fjord:
==> flow/design.v (excerpt) <==
module  CONV(
	input				clk,
	input				reset,
	output logic		busy,	
	input				ready,	
	output logic [13:0]	iaddr,
	input  		 [7:0]	idata,	
	output logic		ioe,
	output logic		wen_L0,
	output logic		oe_L0,
	output logic [13:0]	addr_L0,
	output logic [11:0] w_data_L0,
	input  		 [11:0] r_data_L0,
	output logic 		wen_L1,
	output logic		oe_L1,
	output logic [11:0]	addr_L1,
	output logic [11:0]	w_data_L1,
	input  		 [11:0]	r_data_L1,
	output logic		oe_weight,
	output logic [15:0]	addr_weight,
	input  logic signed  [7:0]  r_data_weight,
	output logic		wen_L2,
	output logic [3:0]	addr_L2,
	output logic [31:0]	w_data_L2
	);
Size: roughly 4900 cells after synthesis, roughly 400 flip-flops, roughly 170 I/O pins, ~38000 µm² of cells after synthesis.
Settings: LEC_CHECK=0, ABC_AREA=1, CAP_MARGIN=0, CORE_MARGIN=2, CORE_UTILIZATION=71, CTS_CLUSTER_DIAMETER=31, CTS_CLUSTER_SIZE=39, MAX_ROUTING_LAYER=met4, MIN_ROUTING_LAYER=met1, PLACE_DENSITY=0.66, SETUP_SLACK_MARGIN=0.05, SLEW_MARGIN=40; clock period 9.59 ns.
run.sh (not shown) runs the stock make flow with config.mk's settings and CLKGATE_MAP_FILE=.
The flow ended early for fjord: it failed with a tool error in global routing.
> inputs changed (fjord -> yarrow)
==> flow/config.mk <==
export PLATFORM = sky130hd
export DESIGN_NAME = CONV
export DESIGN_NICKNAME = CONV
export VERILOG_FILES = /design/flow/design.v
export SDC_FILE = /design/flow/constraint.sdc
export NUM_CORES = 4
export LEC_CHECK = 0
export CAP_MARGIN = 20
export CORE_MARGIN = 2
export CORE_UTILIZATION = 55
export CTS_CLUSTER_SIZE = 96
export SLEW_MARGIN = 20
==> flow/constraint.sdc <==
create_clock -name core_clock -period 10.6 [get_ports {clk}]
set_input_delay 2.1200 -clock core_clock [delete_from_list [all_inputs] [get_ports {clk}]]
set_output_delay 2.1200 -clock core_clock [all_outputs]
set_load 0.01 [all_outputs]
Notes after the runs:
- Of yarrow and fjord, none finishes clean.
- global routing: fjord exited with error
- Sort yarrow and fjord by cell area after technology mapping, ascending, and yarrow comes first.
- Post-synthesis chip area from yosys: yarrow vs fjord down about 4%
- Comparing yarrow and fjord, the lower cell count listed in synth_stat.txt was measured on yarrow.
- [compare] base=fjord new=yarrow: standard cell area after detailed placement lost 2000 µm²; post-synthesis area per instance rose about 16%.
- Die width (yarrow over fjord): increase, 11%
- Die area: yarrow vs fjord up about 24%
- Compared with fjord, yarrow shows a higher fraction of synthesized cell area in xor and xnor cells.


CONV again, from the RTL that the note above started with.
==> flow/config.mk <==
export PLATFORM = sky130hd
export DESIGN_NAME = CONV
export DESIGN_NICKNAME = CONV
export VERILOG_FILES = /design/flow/design.v
export SDC_FILE = /design/flow/constraint.sdc
export NUM_CORES = 4
export LEC_CHECK = 0
export ABC_AREA = 1
export CAP_MARGIN = 20
export CORE_ASPECT_RATIO = 1.01
export CORE_MARGIN = 2
export CORE_UTILIZATION = 21
export CTS_CLUSTER_SIZE = 54
export GPL_TIMING_DRIVEN = 0
export MAX_ROUTING_LAYER = met4
export PLACE_DENSITY_LB_ADDON = 0.03
export SLEW_MARGIN = 20
export TNS_END_PERCENT = 100
==> flow/constraint.sdc <==
create_clock -name core_clock -period 7.14 [get_ports {clk}]
set_input_delay 1.4280 -clock core_clock [delete_from_list [all_inputs] [get_ports {clk}]]
set_output_delay 1.4280 -clock core_clock [all_outputs]
set_load 0.01 [all_outputs]
The first run produced a layout that fails on setup timing.
==> next run, changes <==
- ABC_AREA: 1 -> unset
- CORE_ASPECT_RATIO: 1.01 -> unset
- CORE_UTILIZATION: 21 -> 71
- CTS_CLUSTER_DIAMETER: unset -> 29
- CTS_CLUSTER_SIZE: 54 -> 34
- GPL_TIMING_DRIVEN: 0 -> unset
- PLACE_DENSITY_LB_ADDON: 0.03 -> unset
- SETUP_SLACK_MARGIN: unset -> 2.6
- TNS_END_PERCENT: 100 -> unset
- clock period: 7.14 -> 9.54 ns (I/O delays scaled with it)
Now the flow never finished: it broke off in 5_1_grt (GRT-0116).
Die size decreases by 71%.
Synthesized cell count goes down by 17%.
Synthesized area came out lower by 3.9%.
==> next run, changes <==
- CORE_UTILIZATION: 71 -> 54
- CTS_CLUSTER_DIAMETER: 29 -> unset
- CTS_CLUSTER_SIZE: 34 -> unset
- MAX_ROUTING_LAYER: met4 -> unset
- SETUP_SLACK_MARGIN: 2.6 -> unset
- clock period: 9.54 -> 12.4 ns (I/O delays scaled with it)
The new run finished with timing, DRC and antenna clean.
Die area rises by 31%.
Area after synthesis stays the same.
Synthesized cell count is unchanged.
==> next run, changes <==
- CORE_UTILIZATION: 54 -> 44
- clock period: 12.4 -> 7.23 ns (I/O delays scaled with it)
With this change the flow ran to the end with violations: setup timing.
Clock skew hardly moves.
Global-route usage goes down by 3.8 points.
Wire length goes up by 6.7%.
Design area goes up by 14%.
Via count goes up by 6.4%.
Non-clock buffer count goes up by 491.
Synthesized area does not change.
Setup slack loses 4.2 ns.


alpha:
Starting RTL as in the previous note.
export LEC_CHECK = 0
export CAP_MARGIN = 5
export CORE_MARGIN = 2
export CORE_UTILIZATION = 72
export CTS_CLUSTER_DIAMETER = 27
export CTS_CLUSTER_SIZE = 35
export MAX_ROUTING_LAYER = met4
export PLACE_DENSITY = 0.66
export SETUP_SLACK_MARGIN = 3.03
export SLEW_MARGIN = 20
create_clock -name core_clock -period 10.8 [get_ports {clk}]
Seen in the log of alpha: GRT-0232 during 5_1_grt, after which the run never completed.
### alpha -> beta
Settings: TNS_END_PERCENT newly set to 50; CTS_CLUSTER_DIAMETER changed from 27 to 353; SLEW_MARGIN changed from 20 to 40; CTS_CLUSTER_SIZE changed from 35 to 39; SETUP_SLACK_MARGIN removed (was 3.03); MIN_ROUTING_LAYER newly set to met1; CORE_UTILIZATION changed from 72 to 71; the clock period (ns, I/O delays scaled along) changed from 10.8 to 9.58.
Findings:
beta vs alpha: die boundary width up slightly
Taking alpha as the reference point, the area enclosed by the die boundary of beta rises by about 1.4%.
Looking at deepest level of the CTS H-tree, beta sits below alpha.
What ended beta was a tool error in 5_1_grt; the run never finished.
Changes observed in beta relative to alpha: initial standard-cell utilization of the core went down by 0.44 points; post-place instance area has increased; clock buffer count from CTS went down; top-level I/O count was more or less identical.
Modified inputs, gamma compared to beta
Settings: PLACE_DENSITY removed (was 0.66); MAX_ROUTING_LAYER removed (was met4); TNS_END_PERCENT removed (was 50); MIN_ROUTING_LAYER removed (was met1); CAP_MARGIN changed from 5 to 20; CTS_CLUSTER_SIZE removed (was 39); SLEW_MARGIN changed from 40 to 20; CORE_UTILIZATION changed from 71 to 40; CTS_CLUSTER_DIAMETER removed (was 353); SETUP_SLACK_MARGIN newly set to -0.28; the clock period (ns, I/O delays scaled along) changed from 9.58 to 12.4.
Results
gamma: buffers inserted during post-CTS setup optimization is 42 lower than what beta reported. As far as buffer levels on the longest clock path goes, beta and gamma are indistinguishable; the numbers are identical. gamma ended with every stage complete and zero timing, DRC or antenna violations. gamma vs. beta: fraction of synthesis flops using an asynchronous set or reset pin level, initial standard-cell utilization of the core decreased by 32 points relative to the old numbers, total CTS buffers picked up an extra 33, die width picked up an extra about 33%. ~same yosys stat cell total in beta and gamma. Summary of gamma over beta: post-synthesis chip area from yosys stayed essentially flat; cell area after placement went down about 6%; die area now larger; count of H-tree levels built during CTS climbed 1.
Setup changes, gamma to delta
Settings: CTS_CLUSTER_SIZE newly set to 40; SETUP_SLACK_MARGIN changed from -0.28 to -0.22; CORE_UTILIZATION changed from 40 to 71; ABC_AREA newly set to 1; MAX_ROUTING_LAYER newly set to met4; the clock period (ns, I/O delays scaled along) changed from 12.4 to 9.54.
[summary]
- delta: it failed during 5_1_grt, and the tool reported GRT-0232.
- Cmp delta and gamma / post-synthesis share of cell area spent on and, or, nand and nor gates / lower: gamma
- Post-synthesis chip area from yosys was lower in the run labelled gamma.
- Between delta and gamma, post-synthesis share of cell area spent on and-or and or-and gates is lower for delta, gamma comes in above that.
- Number of buffers inserted by post-CTS setup repair in delta is 59 above gamma.
- The fraction of synthesized area in multiplexers in delta was lower than what gamma gave.
- Looking at total standard cell area after synthesis, delta sits 4.0% higher than gamma does.
- In delta, the number of CTS-inserted buffers came out about 4% below the value in gamma.
- Compare delta and gamma | post-synthesis share of cell area spent on full adders, half adders and majority gates lower: delta
- Comparing delta against gamma, there is no change at all in total number of clock tree sinks.


== the previous run ==
CONV again, from the RTL that the note above started with.
## CONV
module  CONV(
	input				clk,
	input				reset,
	output logic		busy,	
	input				ready,	
	output logic [13:0]	iaddr,
	input  		 [7:0]	idata,	
	output logic		ioe,
	output logic		wen_L0,
	output logic		oe_L0,
	output logic [13:0]	addr_L0,
	output logic [11:0] w_data_L0,
	input  		 [11:0] r_data_L0,
	output logic 		wen_L1,
	output logic		oe_L1,
	output logic [11:0]	addr_L1,
	output logic [11:0]	w_data_L1,
	input  		 [11:0]	r_data_L1,
	output logic		oe_weight,
	output logic [15:0]	addr_weight,
	input  logic signed  [7:0]  r_data_weight,
	output logic		wen_L2,
	output logic [3:0]	addr_L2,
	output logic [31:0]	w_data_L2
	);
clock: 8.41 ns
lec_check: 0
cap_margin: 15
cell_pad_in_sites_detail_placement: 2
core_margin: 2
core_utilization: 39
cts_cluster_diameter: 24
cts_cluster_size: 39
hold_slack_margin: 0.28
max_routing_layer: met4
min_routing_layer: met1
place_density_lb_addon: 0.28
setup_slack_margin: 1.97
slew_margin: 40
Seen in the log of the previous run: GRT-0116 during 5_1_grt, after which the run never completed.
> inputs changed (the previous run -> the current run)
- a deleted CTS_CLUSTER_SIZE that had been 39
- a change of SLEW_MARGIN from 40 to 20
- a deleted MAX_ROUTING_LAYER that had been met4
- a deleted CELL_PAD_IN_SITES_DETAIL_PLACEMENT that had been 2
- a change of CORE_UTILIZATION from 39 to 8
- a deleted CTS_CLUSTER_DIAMETER that had been 24
- a deleted MIN_ROUTING_LAYER that had been met1
- a deleted PLACE_DENSITY_LB_ADDON that had been 0.28
- a deleted HOLD_SLACK_MARGIN that had been 0.28
- a change of CAP_MARGIN from 15 to 20
- a deleted SETUP_SLACK_MARGIN that had been 1.97
- a change of the clock period (ns, I/O delays scaled along) from 8.41 to 15.0
## What came out
Re total core area: the current run is about 400% up on the previous run.
Both conditions hold for the current run: the flow ran to the end and the final layout passed the timing, DRC and antenna checks.
Taking the previous run as the reference, in the current run floorplan core density fell by 31 points, cell total after placement rose by 4244, height of the die rose by about 120%, area of the die rose by 380%.
Compare the current run and the previous run | total cell area at the placement stage lower: the previous run
